## P
// AXIS_FIR_v1_0
module AXIS_FIR_v1_0 # 
    (
        parameter integer C_S_AXIS_TDATA_WIDTH	= 16,
        parameter integer C_M_AXIS_TDATA_WIDTH	= 32,
        parameter integer C_M_AXIS_START_COUNT	= 32
    )
    (
        input wire [3:0] s_axis_tkeep,
        output wire [3:0] m_axis_tkeep,
        input wire  s_axis_aclk,
        input wire  s_axis_aresetn,
        output wire  s_axis_tready,
        input wire [C_S_AXIS_TDATA_WIDTH-1 : 0] s_axis_tdata,
        input wire [(C_S_AXIS_TDATA_WIDTH/8)-1 : 0] s_axis_tstrb,
        input wire  s_axis_tlast,
        input wire  s_axis_tvalid,
        input wire  m_axis_aclk,
        input wire  m_axis_aresetn,
        output wire  m_axis_tvalid,
        output wire [C_M_AXIS_TDATA_WIDTH-1 : 0] m_axis_tdata,
        output wire [(C_M_AXIS_TDATA_WIDTH/8)-1 : 0] m_axis_tstrb,
        output wire  m_axis_tlast,
        input wire  m_axis_tready
    );
clock: 5.35 ns
lec_check: 0
cap_margin: 15
core_margin: 2
core_utilization: 72
place_density: 0.64
setup_slack_margin: 0.7
slew_margin: 40
run.sh (not shown) runs the stock make flow with config.mk's settings and CLKGATE_MAP_FILE=.
The layout from P, despite a flow that completed every stage, fails the layout checks, with the failing checks listed as negative setup slack.
Inputs modified between P and Q:
- swapping 40 for 20 in SLEW_MARGIN
- swapping 15 for 0 in CAP_MARGIN
- putting ABC_AREA at 1 where nothing was set
- swapping 0.64 for 0.41 in PLACE_DENSITY
- clearing SETUP_SLACK_MARGIN, which used to be 0.7
- swapping 5.35 for 4.66 in the clock period (ns, I/O delays scaled along)
- In the metrics for P and Q, the one carrying the higher simple-gate area share of the yosys netlist is Q.
- The number of synthesized register bits on P is in line with that on Q.
- Of P and Q, only Q never reached the final stage.
- Relative to P, the horizontal die dimension of Q is higher by 13 um.
- From P to Q the numbers moved as follows: fraction of the mapped netlist area in adder cells moved down.
Input changes introduced in R (baseline for comparison: Q):
- PLACE_DENSITY removed (was 0.41)
- MAX_ROUTING_LAYER newly set to met4
- CAP_MARGIN changed from 0 to 15
- ABC_AREA removed (was 1)
- the clock period (ns, I/O delays scaled along) changed from 4.66 to 5.93
Changes observed in R relative to Q: final weighted congestion in routability-driven placement decreased 3.3%, worst slack at placement increased 0.35 ns, chip area line of the yosys report decreased 7.6%, overall chip area decreased about 7.5%, final HPWL from detailed placement decreased about 26%. Taking Q as the reference, in R horizontal extent of the die moved down; sequential share of the synthesized area moved up. Area of the mapped netlist went down by a little under 10% going from Q to R. Relative to Q, the cell count after placement of R is lower by 2,598. The flow completed for R, but it is not clean: the layout still shows negative setup slack.

AXIS_FIR_v1_0 again, from the RTL that the note above started with.
export LEC_CHECK = 0
export ABC_AREA = 1
export CAP_MARGIN = 20
export CORE_MARGIN = 2
export CORE_UTILIZATION = 72
export MAX_ROUTING_LAYER = met4
export PLACE_DENSITY_LB_ADDON = 0.02
export SETUP_SLACK_MARGIN = 1.38
export SLEW_MARGIN = 20
create_clock -name core_clock -period 4.64 [get_ports {s_axis_aclk}]
The baseline did not get past global routing (5_1_grt) with GRT-0232.
Change:
- ABC_AREA: 1 -> not set
- MAX_ROUTING_LAYER: met4 -> not set
- PLACE_DENSITY_LB_ADDON: 0.02 -> not set
- SETUP_SLACK_MARGIN: 1.38 -> not set
- clock period: 4.64 -> 5.21 ns (I/O delays scaled with it)
Outcome:
- The changed run finished but fails on negative setup slack
- synthesized cell count shrinks by 23%
- die area goes down by about 7.5%
- area after synthesis decreases by 7.6%
Change:
- CORE_UTILIZATION: 72 -> 40
- clock period: 5.21 -> 7.24 ns (I/O delays scaled with it)
This time the run finished clean.
Core utilization goes down by 43 points.
Global-route usage goes down by 19 points.
Synthesized cell count stays the same.
Area after synthesis is unchanged.
Count of clock-buffer cells in the layout goes down by 1.
Maximum frequency goes down by 5.6%.

AXIS_FIR_v1_0 again, from the RTL that the note above started with.
make LEC_CHECK=0 CAP_MARGIN=5 CELL_PAD_IN_SITES_DETAIL_PLACEMENT=2 CELL_PAD_IN_SITES_GLOBAL_PLACEMENT=3 CORE_ASPECT_RATIO=0.87 CORE_MARGIN=5 CORE_UTILIZATION=40 GPL_ROUTABILITY_DRIVEN=0 GPL_TIMING_DRIVEN=0 MAX_ROUTING_LAYER=met4 MIN_ROUTING_LAYER=met2 PLACE_DENSITY_LB_ADDON=0.03 SLEW_MARGIN=35 finish   # period 8.96 ns
Rerun with:
CAP_MARGIN = 20   (was 5)
CELL_PAD_IN_SITES_DETAIL_PLACEMENT = unset   (was 2)
CELL_PAD_IN_SITES_GLOBAL_PLACEMENT = unset   (was 3)
CORE_ASPECT_RATIO = unset   (was 0.87)
CORE_MARGIN = 2   (was 5)
CORE_UTILIZATION = 64   (was 40)
GPL_ROUTABILITY_DRIVEN = unset   (was 0)
GPL_TIMING_DRIVEN = unset   (was 0)
MAX_ROUTING_LAYER = unset   (was met4)
MIN_ROUTING_LAYER = unset   (was met2)
PLACE_DENSITY_LB_ADDON = unset   (was 0.03)
SLEW_MARGIN = 20   (was 35)
clock period = 5.96 ns   (was 8.96 ns; I/O delays follow)
The changed run reached the layout checks and failed them: setup timing.
Cell count is lower by 7.2%.
Worst setup slack gets worse by 1.4 ns.
Wire length falls by 23%.
Rerun with:
CORE_UTILIZATION = 40   (was 64)
clock period = 7.38 ns   (was 5.96 ns; I/O delays follow)
Result: The changed run produced a clean layout; non-clock buffer count is lower by 389; worst hold slack is about the same; routed wire length decreases slightly; maximum frequency falls by roughly a tenth; area after synthesis stays the same; critical path depth is lower by 3; die area increases by well over a third; cell area is lower by a few percent; global-route usage goes down by 12 points; core utilization came out lower by 29 points; setup slack improves by 0.49 ns.
Rerun with:
ABC_AREA = 1   (was unset)
SETUP_SLACK_MARGIN = -0.36   (was unset)
clock period = 8.0 ns   (was 7.38 ns; I/O delays follow)
=>
- cell area came out higher by a little under a tenth
- setup slack improved by 1.5 ns
